==> inputs of 04-24 <==
==> flow/design.v <==
module half_adder(a, b, sum, carry);
	input a, b;
	output sum, carry;
	assign sum = a^b;
	assign carry = a&b;
endmodule
module add4b(a,b,sum);
	input [3:0] a,b;
	output [3:0] sum;
	wire [3:0] sum;
	assign sum = a + b;
endmodule
module add6b(a, b, sum);
	input [5:0] a,b;
	output [5:0] sum;
	wire [5:0] sum;
	assign sum = a + b;
endmodule
module add8b(a,b,sum);
	input [7:0] a,b;
	output [7:0] sum;
	wire [7:0] sum;
	assign sum = a + b;
endmodule
module add12b(a,b,sum);
	input [11:0] a,b;
	output [11:0] sum;
	wire [11:0] sum;
	assign sum = a + b;
endmodule
module add16b(a,b,sum);
	input [15:0] a,b;
	output [15:0] sum;
	wire [15:0] sum;
	assign sum = a + b;
endmodule
module add24b(a,b,sum);
	input [23:0] a,b;
	output [23:0] sum;
	wire [23:0] sum;
	assign sum = a + b;
endmodule
module add32b(a,b,sum);
	input [31:0] a,b;
	output [31:0] sum;
	wire [31:0] sum;
	assign sum = a + b;
endmodule
module add48b (
    input [47:0] a,
    input [47:0] b,
    output [47:0] sum
);
    assign sum = a + b;
endmodule
module vedic_multiplier_2x2(a, b, result_2x2);
	input[1:0] a, b;
	output[3:0] result_2x2;
	wire[3:0] temp;
	assign result_2x2[0] = a[0] & b[0];
	assign temp[0] = a[0] & b[1];
	assign temp[1] = a[1] & b[0];
	assign temp[2] = a[1] & b[1];
	half_adder h1(temp[0], temp[1], result_2x2[1], temp[3]);
	half_adder h2(temp[2], temp[3], result_2x2[2], result_2x2[3]);
endmodule
module vedic_multiplier_4x4(a, b, result_4x4);
	input[3:0] a, b;
	output[7:0] result_4x4;
	wire[3:0] q0, q1, q2, q3, w0, w1;
	wire[5:0] w2, w3, w4, w5, w6;
	vedic_multiplier_2x2 v2_0(a[1:0], b[1:0], q0[3:0]);
	vedic_multiplier_2x2 v2_1(a[1:0], b[3:2], q1[3:0]);
	vedic_multiplier_2x2 v2_2(a[3:2], b[1:0], q2[3:0]);
	vedic_multiplier_2x2 v2_3(a[3:2], b[3:2], q3[3:0]);
	assign w0[3:0] = {2'b0, q0[3:2]};
	add4b a4_0(w0[3:0], q1[3:0], w1[3:0]);
	assign w2 = {2'b0, q2[3:0]};
	assign w3 = {q3[3:0], 2'b0};
	add6b a6_0(w2, w3, w4);
	assign w5 = {2'b0, w1[3:0]};
	add6b a6_1(w4, w5, w6);
	assign result_4x4[7:2] = w6[5:0];
	assign result_4x4[1:0] = q0[1:0];
endmodule
module vedic_multiplier_8x8(a, b, result_8x8);
	input[7:0] a, b;
	output[15:0] result_8x8;
	wire[15:0] q0, q1, q2, q3;
	wire[7:0] w0, w1;
	wire[11:0] w2, w3, w4, w5, w6;
	vedic_multiplier_4x4 v4_0(a[3:0], b[3:0], q0[15:0]);
	vedic_multiplier_4x4 v4_1(a[3:0], b[7:4], q1[15:0]);
	vedic_multiplier_4x4 v4_2(a[7:4], b[3:0], q2[15:0]);
	vedic_multiplier_4x4 v4_3(a[7:4], b[7:4], q3[15:0]);
   assign w0[7:0] = {4'b0, q0[7:4]};
	add8b a8_0(w0, q1, w1);
	assign w2 = {4'b0, q2[7:0]};
	assign w3 = {q3[7:0], 4'b0};
	add12b a12_0(w2, w3, w4);
	assign w5 = {4'b0, w1[7:0]};
	add12b a12_1(w4, w5, w6);
	assign result_8x8[15:4] = w6[11:0];
	assign result_8x8[3:0] = q0[3:0];
endmodule
module vedic_multiplier_16x16(a, b, result_16x16);
	input[15:0] a, b;
	output[31:0] result_16x16;
	wire[15:0] q0, q1, q2, q3;
	wire[15:0] w0, w1;
	wire[23:0] w2, w3, w4, w5, w6;
	vedic_multiplier_8x8 v8_0(a[7:0], b[7:0], q0[15:0]);
	vedic_multiplier_8x8 v8_1(a[7:0], b[15:8], q1[15:0]);
	vedic_multiplier_8x8 v8_2(a[15:8], b[7:0], q2[15:0]);
	vedic_multiplier_8x8 v8_3(a[15:8], b[15:8], q3[15:0]);
   assign w0[15:0] = {8'b0, q0[15:8]};
	add16b a16_0(w0, q1, w1);
	assign w2 = {8'b0, q2[15:0]};
	assign w3 = {q3[15:0], 8'b0};
	add24b a24_0(w2, w3, w4);
	assign w5 = {8'b0, w1[15:0]};
	add24b a24_1(w4, w5, w6);
	assign result_16x16[31:8] = w6[23:0];
	assign result_16x16[7:0] = q0[7:0];
endmodule
module vedic_multiplier_32x32_pipelined(
    input clk,
    input [31:0] a, b,
    output reg [63:0] result_32x32
);
    wire [31:0] q0, q1, q2, q3;
    reg [31:0] q0_reg, q1_reg, q2_reg, q3_reg;
    reg [31:0] w1_reg;
    reg [47:0] w2, w3, w4_reg, w5_reg, w6_reg;
    reg [15:0] lo_d1, lo_d2, lo_d3;
    vedic_multiplier_16x16 v16_0(.a(a[15:0]), .b(b[15:0]), .result_16x16(q0));
    vedic_multiplier_16x16 v16_1(.a(a[15:0]), .b(b[31:16]), .result_16x16(q1));
    vedic_multiplier_16x16 v16_2(.a(a[31:16]), .b(b[15:0]), .result_16x16(q2));
    vedic_multiplier_16x16 v16_3(.a(a[31:16]), .b(b[31:16]), .result_16x16(q3));
    always @(posedge clk) begin
        q0_reg <= q0;
        q1_reg <= q1;
        q2_reg <= q2;
        q3_reg <= q3;
    end
    always @(posedge clk) begin
        w1_reg <= {16'b0, q0_reg[31:16]} + q1_reg;
    end
    always @(posedge clk) begin
        w2 <= {16'b0, q2_reg};
        w3 <= {q3_reg, 16'b0};
        w4_reg <= w2 + w3;
    end
    always @(posedge clk) begin
        w5_reg <= {16'b0, w1_reg};
        w6_reg <= w4_reg + w5_reg;
    end
    always @(posedge clk) begin
        lo_d1 <= q0_reg[15:0];
        lo_d2 <= lo_d1;
        lo_d3 <= lo_d2;
    end
	 always @(posedge clk) begin
	     result_32x32[63:16] <= w6_reg;
        result_32x32[15:0] <= lo_d3;
	 end 
endmodule
==> flow/run.sh <==
#!/bin/bash
# the make line also repeats each setting of config.mk as NAME=value (left out here)
make -C /OpenROAD-flow-scripts/flow DESIGN_CONFIG=/design/flow/config.mk WORK_HOME=/design/flow/orfs CLKGATE_MAP_FILE= finish
==> flow/config.mk <==
export PLATFORM = sky130hd
export DESIGN_NAME = vedic_multiplier_32x32_pipelined
export DESIGN_NICKNAME = vedic_multiplier_32x32_pipelined
export VERILOG_FILES = /design/flow/design.v
export SDC_FILE = /design/flow/constraint.sdc
export NUM_CORES = 4
export LEC_CHECK = 0
export CAP_MARGIN = 40
export CORE_MARGIN = 2
export CORE_UTILIZATION = 72
export CTS_CLUSTER_SIZE = 42
export HOLD_SLACK_MARGIN = 0.27
export PLACE_DENSITY_LB_ADDON = 0.01
export SETUP_SLACK_MARGIN = 1.01
export SLEW_MARGIN = 20
==> flow/constraint.sdc <==
create_clock -name core_clock -period 9.32 [get_ports {clk}]
set_input_delay 1.8640 -clock core_clock [delete_from_list [all_inputs] [get_ports {clk}]]
set_output_delay 1.8640 -clock core_clock [all_outputs]
set_load 0.01 [all_outputs]
==> inputs of 02-23, as changes to 04-24 <==
CAP_MARGIN = 30   (was 40)
CELL_PAD_IN_SITES_GLOBAL_PLACEMENT = 1   (was not set)
CORE_ASPECT_RATIO = 1.04   (was not set)
CORE_UTILIZATION = 31   (was 72)
CTS_CLUSTER_SIZE = not set   (was 42)
GPL_ROUTABILITY_DRIVEN = 0   (was not set)
GPL_TIMING_DRIVEN = 1   (was not set)
HOLD_SLACK_MARGIN = not set   (was 0.27)
PLACE_DENSITY_LB_ADDON = not set   (was 0.01)
SETUP_SLACK_MARGIN = 1.08   (was 1.01)
SLEW_MARGIN = 0   (was 20)
TNS_END_PERCENT = 65   (was not set)
==> flow/constraint.sdc (replaced) <==
create_clock -name core_clock -period 8.47 [get_ports {clk}]
set_input_delay 1.6940 -clock core_clock [delete_from_list [all_inputs] [get_ports {clk}]]
set_output_delay 1.6940 -clock core_clock [all_outputs]
set_load 0.01 [all_outputs]
==> inputs of 09-18, as changes to 04-24 <==
CAP_MARGIN = 20   (was 40)
CORE_UTILIZATION = 60   (was 72)
CTS_CLUSTER_SIZE = not set   (was 42)
HOLD_SLACK_MARGIN = not set   (was 0.27)
PLACE_DENSITY_LB_ADDON = not set   (was 0.01)
SETUP_SLACK_MARGIN = not set   (was 1.01)
==> flow/constraint.sdc (replaced) <==
create_clock -name core_clock -period 11.2 [get_ports {clk}]
set_input_delay 2.2400 -clock core_clock [delete_from_list [all_inputs] [get_ports {clk}]]
set_output_delay 2.2400 -clock core_clock [all_outputs]
set_load 0.01 [all_outputs]
==> ci_impl_report.md <==
### Yosys + OpenROAD results

| Metric | Value |
|---|---|
| Status | `timing/DRC/antenna clean` |
| Post-route insts no fill | `8746` |
| Ant. Diodes | `10` |
| FP Core Util | `60.3%` |
| Non-clock buffers | `661` |
| Core area | `103000 µm²` |
| Nets | `9246` |
| Worst Skew | `0.0360 ns` |
| CP Data Arrival Time | `11.50 ns` |
| Max stage delay on crit path | `0.58 ns` |
| Met3 WL | `7000 µm` |
| Die area | `106000 µm²` |
| Post-place setup slack | `-1.04 ns` |
| Met1 Use GR | `37.9%` |
| CP Capture Point | `q2_reg[27]` |
| M1 wire length | `69800 µm` |
| Tcrit/Tclk final | `97.8%` |
| Antenna violations before repair | `24` |
(the above is from 09-18)
==> ci_impl_report.md <==
### Yosys + OpenROAD results

| Metric | Value |
|---|---|
| Status | `failed layout checks` |
| Layout Check Failures | `setup timing` |
| Met3 WL | `22700 µm` |
| Max stage delay on crit path | `0.58 ns` |
| # setup viols final | `67` |
| Antenna violations before repair | `25` |
| Post-place setup slack | `-1.85 ns` |
| Met1 Use GR | `47.6%` |
| Tcrit/Tclk final | `116%` |
| M1 wire length | `75300 µm` |
| Core area | `85400 µm²` |
| Final worst slack | `-1.45 ns` |
(the above is from 04-24)
==> ci_impl_report.md <==
### Yosys + OpenROAD results

| Metric | Value |
|---|---|
| M1 wire length | `82600 µm` |
| Core area | `199000 µm²` |
| CP Data Arrival Time | `10.49 ns` |
| Tcrit/Tclk final | `118%` |
| Post-route insts no fill | `10500` |
| Met3 WL | `3610 µm` |
| Status | `failed layout checks` |
| Layout Check Failures | `setup timing` |
| Final worst slack | `-1.49 ns` |
| Antenna violations before repair | `36` |
| Non-clock buffers | `1155` |
| Worst Skew | `0.0155 ns` |
| FP Core Util | `31.2%` |
| # setup viols final | `69` |
(the above is from 02-23)
